==> inputs of v24 <==
==> flow/design.v <==
`timescale 1ns / 1ps
module mat_mul #
	(
        parameter integer DIM_LOG = 2,     
        parameter integer DIM = 2**DIM_LOG,
        parameter integer SIZE = DIM*DIM,
        parameter integer SIZE_LOG = 2*DIM_LOG,
        parameter integer DATA_WIDTH = 32
    )
    (
		input wire  s00_axi_aclk,
		input wire  s00_axi_aresetn,
		output wire  s00_axis_tready,
		input wire [DATA_WIDTH-1 : 0] s00_axis_tdata,
		input wire  s00_axis_tlast,
        input wire  s00_axis_tvalid,
		output wire  m00_axis_tvalid,
        output wire [DATA_WIDTH-1 : 0] m00_axis_tdata,
        output wire [(DATA_WIDTH/8)-1 : 0] m00_axis_tstrb,
        output wire  m00_axis_tlast,
        input wire  m00_axis_tready,
        input wire sel, 
        input wire start
    );
	reg busy;               
	reg item_done;          
	reg matrix_done;        
	reg start_transfer;     
	reg transfer;           
	reg last_transfer;      
	reg mac_enable;         
    reg [DATA_WIDTH-1 : 0] mem_A [0 : SIZE-1];  
    reg [DATA_WIDTH-1 : 0] mem_B [0 : SIZE-1];  
    reg [DATA_WIDTH-1 : 0] mem_R [0 : SIZE-1];  
    reg [DATA_WIDTH-1 : 0] mat_A;    
    reg [DATA_WIDTH-1 : 0] mat_B;    
    reg [DATA_WIDTH-1 : 0] mat_R;    
    reg [SIZE_LOG-1 : 0] addr_stream_in;     
    reg [SIZE_LOG-1 : 0] addr_stream_out;    
    wire [SIZE_LOG-1 : 0] addr_A;    
    wire [SIZE_LOG-1 : 0] addr_B;    
    reg [SIZE_LOG-1 : 0] addr_R;     
    reg [DIM_LOG-1 : 0] row_cnt;     
    reg [DIM_LOG-1 : 0] col_cnt;     
    reg [DIM_LOG-1 : 0] tmp_cnt;     
    wire [DATA_WIDTH-1 : 0] mad;     
    reg [DATA_WIDTH-1 : 0] mac;      
    assign s00_axis_tready = !busy  && s00_axis_tvalid ;  
    always @ (posedge s00_axi_aclk) begin
        if (!s00_axi_aresetn || s00_axis_tlast)
            addr_stream_in <= 0;
        else if (s00_axis_tready)  
            addr_stream_in <= addr_stream_in+1 ;  
    end
    always @ (posedge s00_axi_aclk) begin 
        if (s00_axis_tvalid && !sel && s00_axis_tready)  
            mem_A [addr_stream_in] <= s00_axis_tdata;
        if (busy)  
            mat_A <= mem_A [addr_A];
    end
    always @ (posedge s00_axi_aclk) begin
        if (s00_axis_tvalid && sel && s00_axis_tready)  
            mem_B [addr_stream_in] <= s00_axis_tdata;
        if (busy)  
            mat_B <= mem_B [addr_B];
    end
    assign m00_axis_tstrb = 4'hf;    
    assign m00_axis_tdata = mat_R;   
    assign m00_axis_tlast = last_transfer;   
    assign m00_axis_tvalid =  transfer; 
    always @ (posedge s00_axi_aclk) begin
        if (!s00_axi_aresetn || matrix_done)  
            addr_stream_out <= 0;
        else if ((m00_axis_tready && transfer  || start_transfer  ))  
            addr_stream_out <=   addr_stream_out + 1;  
    end
    always @ (posedge s00_axi_aclk) begin
        if (!s00_axi_aresetn)
            start_transfer <= 0;
        else
            start_transfer <= matrix_done; 
    end
    always @ (posedge s00_axi_aclk) begin
        if (!s00_axi_aresetn || (m00_axis_tlast && m00_axis_tvalid && m00_axis_tready))  
            transfer <= 0;
        else if (start_transfer)  
            transfer <= 1; 
    end
    always @ (posedge s00_axi_aclk) begin
        if (!s00_axi_aresetn)
            last_transfer <= 0;
        else if (m00_axis_tready && transfer || start_transfer)
            last_transfer <= (addr_stream_out == SIZE-1); 
    end
    always @ (posedge s00_axi_aclk) begin
        if (item_done)  
            mem_R [addr_R] <= mad ;  
        if (m00_axis_tready && transfer || start_transfer)  
            mat_R <= mem_R [addr_stream_out];
    end
    always @ (posedge s00_axi_aclk) begin
        if (!s00_axi_aresetn || matrix_done ) 
            busy <= 0;
        else if (start )  
            busy <= 1'b1;
    end
    always @ (posedge s00_axi_aclk) begin
        if (!s00_axi_aresetn)
            item_done <= 0;
        else
            item_done <= (tmp_cnt==DIM-1 && busy) ;  
    end
    always @ (posedge s00_axi_aclk) begin
        if (!s00_axi_aresetn)
            matrix_done <= 0;
        else
            matrix_done <= (row_cnt == DIM-1) && (col_cnt == DIM-1) && (tmp_cnt==DIM-1) ;  
    end
    always @ (posedge s00_axi_aclk) begin
        if (!s00_axi_aresetn || start || tmp_cnt == DIM)  
            tmp_cnt <= 0;
        else if (busy && !matrix_done)  
            tmp_cnt <= tmp_cnt + 1;
    end
    always @ (posedge s00_axi_aclk) begin
        if (!s00_axi_aresetn || start || col_cnt==DIM)  
            col_cnt <= 0;
        else if (busy && tmp_cnt==DIM-1)  
            col_cnt <= col_cnt + 1;
    end
    always @ (posedge s00_axi_aclk) begin
        if (!s00_axi_aresetn || start || row_cnt==DIM)  
            row_cnt <= 0;
        else if (busy && col_cnt == DIM-1 && tmp_cnt==DIM-1)  
            row_cnt <= row_cnt + 1;
    end
    assign addr_A = row_cnt * (DIM) + tmp_cnt;  
    assign addr_B = tmp_cnt * (DIM) + col_cnt;
    always @ (posedge s00_axi_aclk) begin
        if (!s00_axi_aresetn || start)
            addr_R <= 0;
        else if (busy && item_done)  
            addr_R <= addr_R + 1 ;  
    end
    assign mad = mat_A * mat_B + mac;
    always @ (posedge s00_axi_aclk) begin
       if (!s00_axi_aresetn || tmp_cnt==0 )  
           mac <= 0;
       else if (mac_enable)
           mac <= mad ;  
    end
    always @ (posedge s00_axi_aclk) begin
       if (!s00_axi_aresetn)
           mac_enable <= 0;
       else if (busy)
           mac_enable <= 1;  
    end
endmodule
==> flow/run.sh <==
#!/bin/bash
# the make line also repeats each setting of config.mk as NAME=value (left out here)
make -C /OpenROAD-flow-scripts/flow DESIGN_CONFIG=/design/flow/config.mk WORK_HOME=/design/flow/orfs CLKGATE_MAP_FILE= finish
==> flow/config.mk <==
export PLATFORM = sky130hd
export DESIGN_NAME = mat_mul
export DESIGN_NICKNAME = mat_mul
export VERILOG_FILES = /design/flow/design.v
export SDC_FILE = /design/flow/constraint.sdc
export NUM_CORES = 4
export LEC_CHECK = 0
export ABC_AREA = 1
export CAP_MARGIN = 5
export CELL_PAD_IN_SITES_DETAIL_PLACEMENT = 0
export CELL_PAD_IN_SITES_GLOBAL_PLACEMENT = 0
export CORE_ASPECT_RATIO = 0.57
export CORE_MARGIN = 9
export CORE_UTILIZATION = 25
export CTS_CLUSTER_SIZE = 31
export GPL_ROUTABILITY_DRIVEN = 1
export MAX_ROUTING_LAYER = met5
export MIN_ROUTING_LAYER = met1
export SETUP_SLACK_MARGIN = -0.4
export SLEW_MARGIN = 20
export TNS_END_PERCENT = 95
==> flow/constraint.sdc <==
create_clock -name core_clock -period 6.35 [get_ports {s00_axi_aclk}]
set_input_delay 1.2700 -clock core_clock [delete_from_list [all_inputs] [get_ports {s00_axi_aclk}]]
set_output_delay 1.2700 -clock core_clock [all_outputs]
set_load 0.01 [all_outputs]
==> v39 (differences from v24) <==
==> flow/config.mk (replaced) <==
export PLATFORM = sky130hd
export DESIGN_NAME = mat_mul
export DESIGN_NICKNAME = mat_mul
export VERILOG_FILES = /design/flow/design.v
export SDC_FILE = /design/flow/constraint.sdc
export NUM_CORES = 4
export LEC_CHECK = 0
export ABC_AREA = 1
export CAP_MARGIN = 20
export CORE_MARGIN = 2
export CORE_UTILIZATION = 72
export CTS_CLUSTER_DIAMETER = 396
export CTS_CLUSTER_SIZE = 23
export PLACE_DENSITY_LB_ADDON = 0.06
export SETUP_SLACK_MARGIN = 1.46
export SLEW_MARGIN = 20
==> flow/constraint.sdc (replaced) <==
create_clock -name core_clock -period 5.04 [get_ports {s00_axi_aclk}]
set_input_delay 1.0080 -clock core_clock [delete_from_list [all_inputs] [get_ports {s00_axi_aclk}]]
set_output_delay 1.0080 -clock core_clock [all_outputs]
set_load 0.01 [all_outputs]
==> v16 (differences from v24) <==
==> flow/config.mk (replaced) <==
export PLATFORM = sky130hd
export DESIGN_NAME = mat_mul
export DESIGN_NICKNAME = mat_mul
export VERILOG_FILES = /design/flow/design.v
export SDC_FILE = /design/flow/constraint.sdc
export NUM_CORES = 4
export LEC_CHECK = 0
export CAP_MARGIN = 20
export CORE_MARGIN = 2
export CORE_UTILIZATION = 24
export PLACE_DENSITY = 0.6
export SLEW_MARGIN = 20
==> flow/constraint.sdc (replaced) <==
create_clock -name core_clock -period 9.07 [get_ports {s00_axi_aclk}]
set_input_delay 1.8140 -clock core_clock [delete_from_list [all_inputs] [get_ports {s00_axi_aclk}]]
set_output_delay 1.8140 -clock core_clock [all_outputs]
set_load 0.01 [all_outputs]
==> deck_impl_summary.md <==
Flow Results at a Glance

Timing
  – Final Critical Period: roughly 8.5 ns
  – RSZ-0062 raised after global routing: false
  – Hold WS: 0.497 ns
  – Setup TNS: 0 ns

Clocking
  – Max Buffers Root-to-Sink: 4

Route
  – M1 WL: 84100 um
  – Met2 wire len: around 91000 um
  – Drt first pass iters: 5

Min path
  – Hold worst-path end: transfer$_SDFFE_PP0P_

Yosys
  – Post-synthesis cell type count: approximately 50
  – Seq/Total Area, Yosys: a little over three fifths
  – Top cell area share: between 60% and 70%
  – Mux cell area share after synthesis: 14.0%
  – Post-Syn Area: slightly below 80000 um^2

Critical path
  – Critical path buffer and inverter count: 6
  – Worst path slowest cell: edfxtp_1

Final layout
  – Buffers, non-clock: 195

Run status
  – Status: finished clean

Floorplan
  – Initial Utilization: 24.1%
-- figures above: v16

==> deck_impl_summary.md <==
Flow Results at a Glance

Route
  – Met2 wire len: around 98000 um
  – Drt first pass iters: 8

Run status
  – Status: failed layout checks
  – SO Viols: setup timing

Yosys
  – Mux cell area share after synthesis: under 10%
  – Post-Syn Area: 82500 um^2
  – Seq/Total Area, Yosys: between 60% and 70%

Clocking
  – Max Buffers Root-to-Sink: 4

Min path
  – Hold worst-path end: mac[0]$_SDFFE_PP0P_

Timing
  – Final Critical Period: between 6 and 7 ns
  – RSZ-0062 raised after global routing: true
  – Setup TNS: -146.65 ns
  – Setup slack after layout: -0.632 ns
  – Hold WS: about 0.50 ns
  – Final setup violation count: between 300 and 400

Critical path
  – Critical path buffer and inverter count: 11

Final layout
  – Buffers, non-clock: between 500 and 600
-- figures above: v24

==> deck_impl_summary.md <==
Flow Results at a Glance

Yosys
  – Mux cell area share after synthesis: 2.28%
  – Post-Syn Area: 82500 um^2

Timing
  – Final setup violation count: just over 400
  – RSZ-0062 raised after global routing: true
  – Hold WS: 0.479 ns
  – Setup TNS: -606.66 ns
  – Setup slack after layout: -1.81 ns
  – Final Critical Period: 6.85 ns

Route
  – Met2 wire len: 102000 um
  – M1 WL: 77000 um
  – Drt first pass iters: 6

Run status
  – Status: failed layout checks
  – SO Viols: setup timing

Floorplan
  – Initial Utilization: 72.4%

Clocking
  – Max Buffers Root-to-Sink: 3

Final layout
  – Buffers, non-clock: 497

Min path
  – Hold worst-path end: mac[0]$_SDFFE_PP0P_
-- figures above: v39

